build 88:
## cpu_system
module cpu_system(
    input          clk,
    input          reset,
    output         imem_read,
    output [5:0]   imem_addr,
    input  [127:0] imem_rdata,
    input          imem_busywait,
    output         dmem_read,
    output         dmem_write,
    output [5:0]   dmem_addr,
    output [31:0]  dmem_wdata,
    input  [31:0]  dmem_rdata,
    input          dmem_busywait,
    output         ret_valid,
    output [31:0]  ret_pc,
    output         ret_rf_we,
    output [2:0]   ret_rf_waddr,
    output [7:0]   ret_rf_wdata
);
    wire [31:0] PC, INSTRUCTION;
    wire [7:0] ALU_RESULT, REGOUT1, CACHE_READDATA;
    wire READENABLE_CACHE, WRITEENABLE_CACHE, CACHE_BUSYWAIT, INSTRUCT_CACHE_BUSYWAIT;
    CPU myCPU(PC, INSTRUCTION, clk, reset, READENABLE_CACHE, WRITEENABLE_CACHE, ALU_RESULT, REGOUT1, CACHE_READDATA, CACHE_BUSYWAIT, INSTRUCT_CACHE_BUSYWAIT,
  ...
clock: 15.1 ns
lec_check: 0
cap_margin: 20
cell_pad_in_sites_global_placement: 1
core_margin: 2
core_utilization: 46
cts_cluster_size: 34
gpl_routability_driven: 0
min_routing_layer: met1
place_density: 0.61
slew_margin: 20
run.sh (not shown) runs the stock make flow with config.mk's settings and CLKGATE_MAP_FILE=.
Relative to build 88, the following input files were edited for build 61:
==> flow/config.mk <==
export PLATFORM = sky130hd
export DESIGN_NAME = cpu_system
export DESIGN_NICKNAME = cpu_system
export VERILOG_FILES = /design/flow/design.v
export SDC_FILE = /design/flow/constraint.sdc
export NUM_CORES = 4
export LEC_CHECK = 0
export CAP_MARGIN = 20
export CELL_PAD_IN_SITES_GLOBAL_PLACEMENT = 0
export CORE_MARGIN = 2
export CORE_UTILIZATION = 70
export CTS_CLUSTER_SIZE = 34
export GPL_ROUTABILITY_DRIVEN = 1
export MIN_ROUTING_LAYER = met1
export PLACE_DENSITY = 0.61
export SETUP_SLACK_MARGIN = 1.57
export SLEW_MARGIN = 20
==> flow/constraint.sdc <==
create_clock -name core_clock -period 6.53 [get_ports {clk}]
set_input_delay 1.3060 -clock core_clock [delete_from_list [all_inputs] [get_ports {clk}]]
set_output_delay 1.3060 -clock core_clock [all_outputs]
set_load 0.01 [all_outputs]
Summary of build 88 and build 61: one run falls short of a clean finish, namely build 61. The flow ended early for build 61: it failed with a tool error in global routing (5_1_grt). Compared with build 88, build 61 shows a lower depth of the CTS H-tree. Per the comparison of build 61 with build 88, mean instance size in the synthesized netlist did not really move; area inside the core boundary -34%; die area decreased about 34%; boundary pin count now sits at about the same level.
Changes in build 89 relative to build 61:
==> flow/config.mk <==
export PLATFORM = sky130hd
export DESIGN_NAME = cpu_system
export DESIGN_NICKNAME = cpu_system
export VERILOG_FILES = /design/flow/design.v
export SDC_FILE = /design/flow/constraint.sdc
export NUM_CORES = 4
export LEC_CHECK = 0
export CAP_MARGIN = 20
export CORE_MARGIN = 2
export CORE_UTILIZATION = 66
export SLEW_MARGIN = 20
==> flow/constraint.sdc <==
create_clock -name core_clock -period 4.8 [get_ports {clk}]
set_input_delay 0.9600 -clock core_clock [delete_from_list [all_inputs] [get_ports {clk}]]
set_output_delay 0.9600 -clock core_clock [all_outputs]
set_load 0.01 [all_outputs]
Notes after the runs:
Finished, but not clean: build 89, with setup timing. Build 89 vs. build 61: total cell area at the placement stage went up; die area grew by 6.0%; maximum clock insertion buffer count barely changed. From build 61 to build 89, share of flip-flops with an asynchronous set or reset did not move at all. Of build 89 and build 61, the run reporting the higher final HPWL from detailed placement was build 61. Core outline area grows by a few percent when moving from build 61 to build 89. [build 89 vs build 61] post-place setup slack: lower in build 89. Taking build 61 as the reference, in build 89 number of setup buffers added after CTS has decreased, number of buffers created by CTS has increased.
#### Input delta (build 66 over build 89)
-- flow/config.mk --
<<< build 89, line 8
export CAP_MARGIN = 20
export CORE_MARGIN = 2
export CORE_UTILIZATION = 66
export SLEW_MARGIN = 20
>>> build 66, line 8
export CAP_MARGIN = 20
export CORE_MARGIN = 2
export CORE_UTILIZATION = 40
export SLEW_MARGIN = 20
==> flow/constraint.sdc <==
create_clock -name core_clock -period 5.37 [get_ports {clk}]
set_input_delay 1.0740 -clock core_clock [delete_from_list [all_inputs] [get_ports {clk}]]
set_output_delay 1.0740 -clock core_clock [all_outputs]
set_load 0.01 [all_outputs]
Notes after the runs:
The average detailed-routed wire length per instance in build 89 is 1.5 times that in build 66. Diff build 89 -> build 66 | number of post-CTS setup repair buffers | increase of 36%. NOTE row count build 89->build 66 increased by more than a quarter. From the logs: build 66 reached the end of the flow and failed the layout checks with setup timing. Build 89 finished every stage; the final checks, however, were not passed, the failures being setup timing.

* * *

cpu_system again, from the RTL that the note above started with.
==> flow/design.v (excerpt) <==
module cpu_system(
    input          clk,
    input          reset,
    output         imem_read,
    output [5:0]   imem_addr,
    input  [127:0] imem_rdata,
    input          imem_busywait,
    output         dmem_read,
    output         dmem_write,
    output [5:0]   dmem_addr,
    output [31:0]  dmem_wdata,
    input  [31:0]  dmem_rdata,
    input          dmem_busywait,
    output         ret_valid,
    output [31:0]  ret_pc,
    output         ret_rf_we,
    output [2:0]   ret_rf_waddr,
    output [7:0]   ret_rf_wdata
);
clock: 9.51 ns
lec_check: 0
cap_margin: 5
cell_pad_in_sites_detail_placement: 2
cell_pad_in_sites_global_placement: 1
core_margin: 9
core_utilization: 67
cts_cluster_size: 74
gpl_routability_driven: 0
gpl_timing_driven: 1
hold_slack_margin: 0.07
min_routing_layer: met2
slew_margin: 20
tns_end_percent: 5
The starting point died in detailed placement, error DPL-0033.
Next try:
CORE_MARGIN = 2   (was 9)
CTS_CLUSTER_SIZE = not set   (was 74)
TNS_END_PERCENT = 50   (was 5)
Result:
- The changed run aborted during detailed placement, error DPL-0033
- synthesized cell count does not change
- die area decreases by 9.1%
- synthesized area does not change
Next try:
CAP_MARGIN = 20   (was 5)
CELL_PAD_IN_SITES_DETAIL_PLACEMENT = 1   (was 2)
CELL_PAD_IN_SITES_GLOBAL_PLACEMENT = not set   (was 1)
CORE_UTILIZATION = 40   (was 67)
GPL_ROUTABILITY_DRIVEN = not set   (was 0)
GPL_TIMING_DRIVEN = not set   (was 1)
HOLD_SLACK_MARGIN = not set   (was 0.07)
MIN_ROUTING_LAYER = not set   (was met2)
TNS_END_PERCENT = not set   (was 50)
clock period = 9.0 ns   (was 9.51 ns; I/O delays follow)
Now the flow completed and failed the layout checks on negative setup slack.
Area after synthesis does not change.
Die area is higher by 66%.
Synthesized cell count is unchanged.
Next try:
CELL_PAD_IN_SITES_DETAIL_PLACEMENT = not set   (was 1)
CORE_UTILIZATION = 60   (was 40)
clock period = 5.4 ns   (was 9.0 ns; I/O delays follow)
- The changed run reached the layout checks and failed them: negative setup slack
- sequential power rises by well over a third
- routed wire length is higher slightly
- cell count is lower by a few percent
- flip-flop count does not change
Power and IR drop assume default switching activity.
